==> job 6338 <==
Design core, start of the top module:
module core(input wire I_clk, 
    input wire I_reset,
    input wire I_irq_active,
    input wire MEM_ready,
    input wire[15:0] MEM_data_in, 
    input wire MEM_data_ready,
    output reg O_irq_ack,
    output reg MEM_exec, 
    output reg MEM_write,
    output reg[1:0] MEM_size, 
    output reg[15:0] MEM_addr, 
    output reg[15:0] MEM_data_out);
     localparam ADD     = 4'b0000;
    localparam SUB     = 4'b0001;
    localparam OR      = 4'b0010;
    localparam AND     = 4'b0011;
    localparam XOR     = 4'b0100;
    localparam NOT     = 4'b0101;
    localparam READ    = 4'b0110;
    localparam WRITE   = 4'b0111;
    localparam LOAD    = 4'b1000;
    localparam CMP     = 4'b1001;
    localparam SHIFT   = 4'b1010;
    localparam JMP     = 4'b1011;
    localparam JMPC    = 4'b1100;
    localparam SPECIAL = 4'b1101;
    localparam STACK   = 4'b1110;
     localparam FETCH         = 10'b0000000001;
    localparam DECODE        = 10'b0000000010;
    localparam REG_READ      = 10'b0000000100;
    localparam EXEC          = 10'b0000001000;
    localparam STORE         = 10'b0000010000;
    localparam REG_WRITE     = 10'b0000100000;
    localparam FETCH_IRQ_NUM = 10'b0001000000;
    localparam SAVE_PC       = 10'b0010000000;
    localparam ENTER_ISR     = 10'b0100000000;
  ...
make LEC_CHECK=0 CAP_MARGIN=10 CELL_PAD_IN_SITES_DETAIL_PLACEMENT=0 CORE_ASPECT_RATIO=0.58 CORE_MARGIN=5 CORE_UTILIZATION=25 CTS_CLUSTER_DIAMETER=158 CTS_CLUSTER_SIZE=93 GPL_ROUTABILITY_DRIVEN=0 GPL_TIMING_DRIVEN=1 MAX_ROUTING_LAYER=met4 MIN_ROUTING_LAYER=met2 PLACE_DENSITY_LB_ADDON=0.14 SETUP_SLACK_MARGIN=0.79 SLEW_MARGIN=20 finish   # period 6.04 ns
run.sh (not shown) runs the stock make flow with config.mk's settings and CLKGATE_MAP_FILE=.
==> job 5407 (differences from job 6338) <==
CAP_MARGIN = 20   (was 10)
CELL_PAD_IN_SITES_DETAIL_PLACEMENT = default   (was 0)
CORE_ASPECT_RATIO = default   (was 0.58)
CORE_MARGIN = 2   (was 5)
CORE_UTILIZATION = 69   (was 25)
CTS_CLUSTER_DIAMETER = default   (was 158)
CTS_CLUSTER_SIZE = default   (was 93)
GPL_ROUTABILITY_DRIVEN = default   (was 0)
GPL_TIMING_DRIVEN = default   (was 1)
MAX_ROUTING_LAYER = default   (was met4)
MIN_ROUTING_LAYER = default   (was met2)
PLACE_DENSITY_LB_ADDON = default   (was 0.14)
SETUP_SLACK_MARGIN = default   (was 0.79)
==> flow/constraint.sdc (replaced) <==
create_clock -name core_clock -period 5.3 [get_ports {I_clk}]
set_input_delay 1.0600 -clock core_clock [delete_from_list [all_inputs] [get_ports {I_clk}]]
set_output_delay 1.0600 -clock core_clock [all_outputs]
set_load 0.01 [all_outputs]
==> job 7435 (differences from job 6338) <==
CAP_MARGIN = 5   (was 10)
CELL_PAD_IN_SITES_DETAIL_PLACEMENT = default   (was 0)
CORE_ASPECT_RATIO = default   (was 0.58)
CORE_MARGIN = 2   (was 5)
CORE_UTILIZATION = 68   (was 25)
CTS_CLUSTER_DIAMETER = 28   (was 158)
CTS_CLUSTER_SIZE = 20   (was 93)
GPL_ROUTABILITY_DRIVEN = default   (was 0)
MIN_ROUTING_LAYER = default   (was met2)
PLACE_DENSITY_LB_ADDON = default   (was 0.14)
SETUP_SLACK_MARGIN = 1.06   (was 0.79)
==> flow/constraint.sdc (replaced) <==
create_clock -name core_clock -period 3.67 [get_ports {I_clk}]
set_input_delay 0.7340 -clock core_clock [delete_from_list [all_inputs] [get_ports {I_clk}]]
set_output_delay 0.7340 -clock core_clock [all_outputs]
set_load 0.01 [all_outputs]
==> summary.rpt <==
FLOW METRICS REPORT
----------------------------------------------------
[Status]
  Run status ........................ stopped before the end
  Stage at which the flow ended ........................ 5_1_grt
  Stop Error ........................ [ERROR GRT-0116] Global routing finished with congestion. Check the congestion regions in the DRC Viewer.

[Clock tree]
  CTS HTree Levels ........................ 2

----------------------------------------------------
[end of results for job 7435]
==> summary.rpt <==
FLOW METRICS REPORT
----------------------------------------------------
[Clock tree]
  CTS HTree Levels ........................ 1

[Status]
  Stage at which the flow ended ........................ 5_1_grt
  Stop Error ........................ [ERROR GRT-0116] Global routing finished with congestion. Check the congestion regions in the DRC Viewer.
  Run status ........................ stopped before the end

----------------------------------------------------
[end of results for job 6338]
==> summary.rpt <==
PHYSICAL IMPLEMENTATION REPORT
----------------------------------------------------
[Status]
  Run status ........................ no timing/DRC/antenna violations

[Worst setup path]
  Depth of the most critical reg-to-reg path ........................ 11

[Place]
  Port-buffer cells ........................ 57
  Number of cells after detailed placement ........................ 3085

[Floorplan]
  Die area ........................ 0.0367 sq mm

[Power]
  Part of the total power dissipated in combinational logic ........................ 0.036

----------------------------------------------------
[end of results for job 5407]
Power is estimated from default activity; no workload was simulated.
